## System
module System(
	clk,
	rst,
	mbed,
	select,
	GreenBlueServoOut,
	RedServoOut,
	BinRecycleServoOut,
	RedBlueServoOut,
	GreenOtherServoOut,
	dispenseBlueLED,
	dispenseComplete,
	dispenseGreenLED,
	dispenseRedLED,
	mainState,
	mbedOutput,
	results,
	sortBlueLED,
	sortComplete,
	sortGreenLED,
	sortRedLED
);
input	clk;
input	rst;
input	[6:0] mbed;
input	[0:0] select;
output	GreenBlueServoOut;
output	RedServoOut;
output	BinRecycleServoOut;
output	RedBlueServoOut;
output	GreenOtherServoOut;
output	[0:0] dispenseBlueLED;
output	[0:0] dispenseComplete;
output	[0:0] dispenseGreenLED;
output	[0:0] dispenseRedLED;
output	[4:0] mainState;
output	[2:0] mbedOutput;
output	[2:0] results;
output	[0:0] sortBlueLED;
output	[0:0] sortComplete;
output	[0:0] sortGreenLED;
output	[0:0] sortRedLED;
wire	[1:0] conDispenseColour;
wire	[0:0] conDispenseStart;
wire	[2:0] conSortColour;
wire	[0:0] conSortStart;
wire	[2:0] controllerOutput;
wire	[0:0] dispenseComplete_ALTERA_SYNTHESIZED;
wire	[9:0] mainBinRecycle;
wire	[1:0] mainDispenseColour;
wire	[0:0] maindispenseStart;
wire	[9:0] mainGreenBlue;
wire	[9:0] mainGreenOther;
wire	[9:0] mainRed;
wire	[9:0] mainRedBlue;
wire	[2:0] mainSortColour;
wire	[0:0] mainSortStart;
wire	[2:0] maintenanceOutput;
wire	[9:0] normalBinRecycle;
wire	[9:0] normalGreenBlue;
wire	[9:0] normalGreenOther;
wire	[9:0] normalRed;
wire	[9:0] normalRedBlue;
wire	[0:0] selectBinRecycle;
wire	[0:0] selectGreenBlue;
wire	[0:0] selectGreenOther;
wire	[0:0] selectRed;
wire	[0:0] selectRedBlue;
  ...
Size in the first run: roughly 2,000 cells after synthesis, about 34 I/O pins, roughly 18,000 µm² of cells after synthesis.
export LEC_CHECK = 0
export CAP_MARGIN = 20
export CORE_MARGIN = 2
export CORE_UTILIZATION = 72
export CTS_CLUSTER_DIAMETER = 28
export CTS_CLUSTER_SIZE = 10
export HOLD_SLACK_MARGIN = -0.08
export PLACE_DENSITY_LB_ADDON = 0.14
export SETUP_SLACK_MARGIN = 0.94
export SLEW_MARGIN = 20
create_clock -name core_clock -period 3.16 [get_ports {clk}]
run.sh (not shown) runs the stock make flow with config.mk's settings and CLKGATE_MAP_FILE=.
Rerun with:
Settings changed: CTS_CLUSTER_DIAMETER 28 to unset, HOLD_SLACK_MARGIN -0.08 to 0.29, PLACE_DENSITY_LB_ADDON 0.14 to 0.19, SETUP_SLACK_MARGIN 0.94 to 0.93, SLEW_MARGIN 20 to 5.
Sequential share of layout area went up by 3.4 points.
Utilization falls by 7.4 points.
Count of clock-buffer cells in the layout is lower by 44.


== red ==
System again, from the RTL that the note above started with.
export LEC_CHECK = 0
export ABC_AREA = 1
export CAP_MARGIN = 30
export CELL_PAD_IN_SITES_DETAIL_PLACEMENT = 1
export CORE_MARGIN = 6
export CORE_UTILIZATION = 62
export CTS_CLUSTER_SIZE = 51
export MIN_ROUTING_LAYER = met2
export PLACE_DENSITY_LB_ADDON = 0.14
export SETUP_SLACK_MARGIN = -0.01
export SLEW_MARGIN = 20
export TNS_END_PERCENT = 65
create_clock -name core_clock -period 6.97 [get_ports {clk}]
red did not finish; a tool error ended it in 4_1_cts.
Inputs modified between red and blue:
- MIN_ROUTING_LAYER: met2 -> unset
- SETUP_SLACK_MARGIN: -0.01 -> 0.01
- CELL_PAD_IN_SITES_DETAIL_PLACEMENT: 1 -> unset
- ABC_AREA: 1 -> unset
- TNS_END_PERCENT: 65 -> unset
- PLACE_DENSITY_LB_ADDON: 0.14 -> unset
- CTS_CLUSTER_SIZE: 51 -> unset
- CORE_UTILIZATION: 62 -> 70
- CORE_MARGIN: 6 -> 2
- CAP_MARGIN: 30 -> 20
- the clock period (ns, I/O delays scaled along): 6.97 -> 3.16
--- outcome ---
- Per the final summary, blue finished and its layout is clean on timing, DRC and antenna.
- Area share of xor/xnor cells in the synthesized design: blue vs red up 5.0 points
- Taking red as 1.0, blue lands at 1.3 on post-synthesis cell type count.
- red → blue: total core area went down by 16%; instance tally after logic synthesis shrank by 562.
- From red to blue the numbers moved as follows: fraction of the mapped netlist area in compound gates went down by 1.4 points; total standard cell area after synthesis saw a decrease.
> inputs changed (blue -> green)
- setting CTS_CLUSTER_DIAMETER to 26 for the first time
- changing SLEW_MARGIN from 20 to 40
- changing CORE_UTILIZATION from 70 to 72
- setting CTS_CLUSTER_SIZE to 10 for the first time
- changing SETUP_SLACK_MARGIN from 0.01 to 0.93
- setting PLACE_DENSITY_LB_ADDON to 0.19 for the first time
### Flow results
green reached the end of the flow, and the finished layout is clean on the timing, DRC and antenna checks.
Diff blue -> green: detailed-route wire length higher; combined global-route utilization of all metal layers increased by 9.2 points relative to the old numbers; via count increased by 16% relative to the old numbers.
green vs blue, critical-path cell with the highest stage delay: or3b_4 vs clkdlybuf4s50_1


System again, from the RTL that the note above started with.
export LEC_CHECK = 0
export CAP_MARGIN = 20
export CORE_MARGIN = 2
export CORE_UTILIZATION = 40
export CTS_CLUSTER_DIAMETER = 299
export MAX_ROUTING_LAYER = met4
export SLEW_MARGIN = 20
create_clock -name core_clock -period 10.0 [get_ports {clk}]
Next try:
CAP_MARGIN = 5   (was 20)
CORE_ASPECT_RATIO = 1.76   (was unset)
clock period = 4.36 ns   (was 10.0 ns; I/O delays follow)
What happened: Sequential share of layout area grows by 0.19 points. Worst setup slack got worse by 3.4 ns. Final area shrinks by 0.47%. Utilization drops by 0.27 points.
Next try:
CAP_MARGIN = 20   (was 5)
CORE_ASPECT_RATIO = unset   (was 1.76)
CORE_UTILIZATION = 35   (was 40)
CTS_CLUSTER_DIAMETER = unset   (was 299)
MAX_ROUTING_LAYER = unset   (was met4)
clock period = 5.68 ns   (was 4.36 ns; I/O delays follow)
Sequential share of layout area goes down by 0.29 points.
Final area goes up by 0.71%.
Hold slack is about the same.
Combinational power goes down by 24%.
Register-to-register slack is better by 1.0 ns.
Final cell count goes up by 4.1%.
Die area goes up by 14%.
Synthesized cell count is unchanged.
Next try:
ABC_AREA = 1   (was unset)
CORE_UTILIZATION = 72   (was 35)
CTS_CLUSTER_DIAMETER = 298   (was unset)
clock period = 4.7 ns   (was 5.68 ns; I/O delays follow)
=>
- The changed run finished clean
- worst setup slack is worse by 0.59 ns
- die size is lower by about 50%
- register-to-register slack is worse by 0.43 ns
- clock skew is lower by 0.0072 ns
- power is higher by 27%
Next try:
CORE_UTILIZATION = 71   (was 72)
CTS_CLUSTER_DIAMETER = unset   (was 298)
clock period = 7.29 ns   (was 4.7 ns; I/O delays follow)
Result: Wire length falls by 2.9%. Power went down by 39%. Utilization shrinks by 2.6 points. Sequential share of layout area rose by 0.36 points. Clock power fell by 42%. Cell count barely changes. Final area is lower by 0.91%. Clock-buffer cell count fell by 3. Synthesized cell count does not change. Global-route usage goes down by 1.4 points.
Power figures rest on the tool's default switching activity, not on a simulated workload.
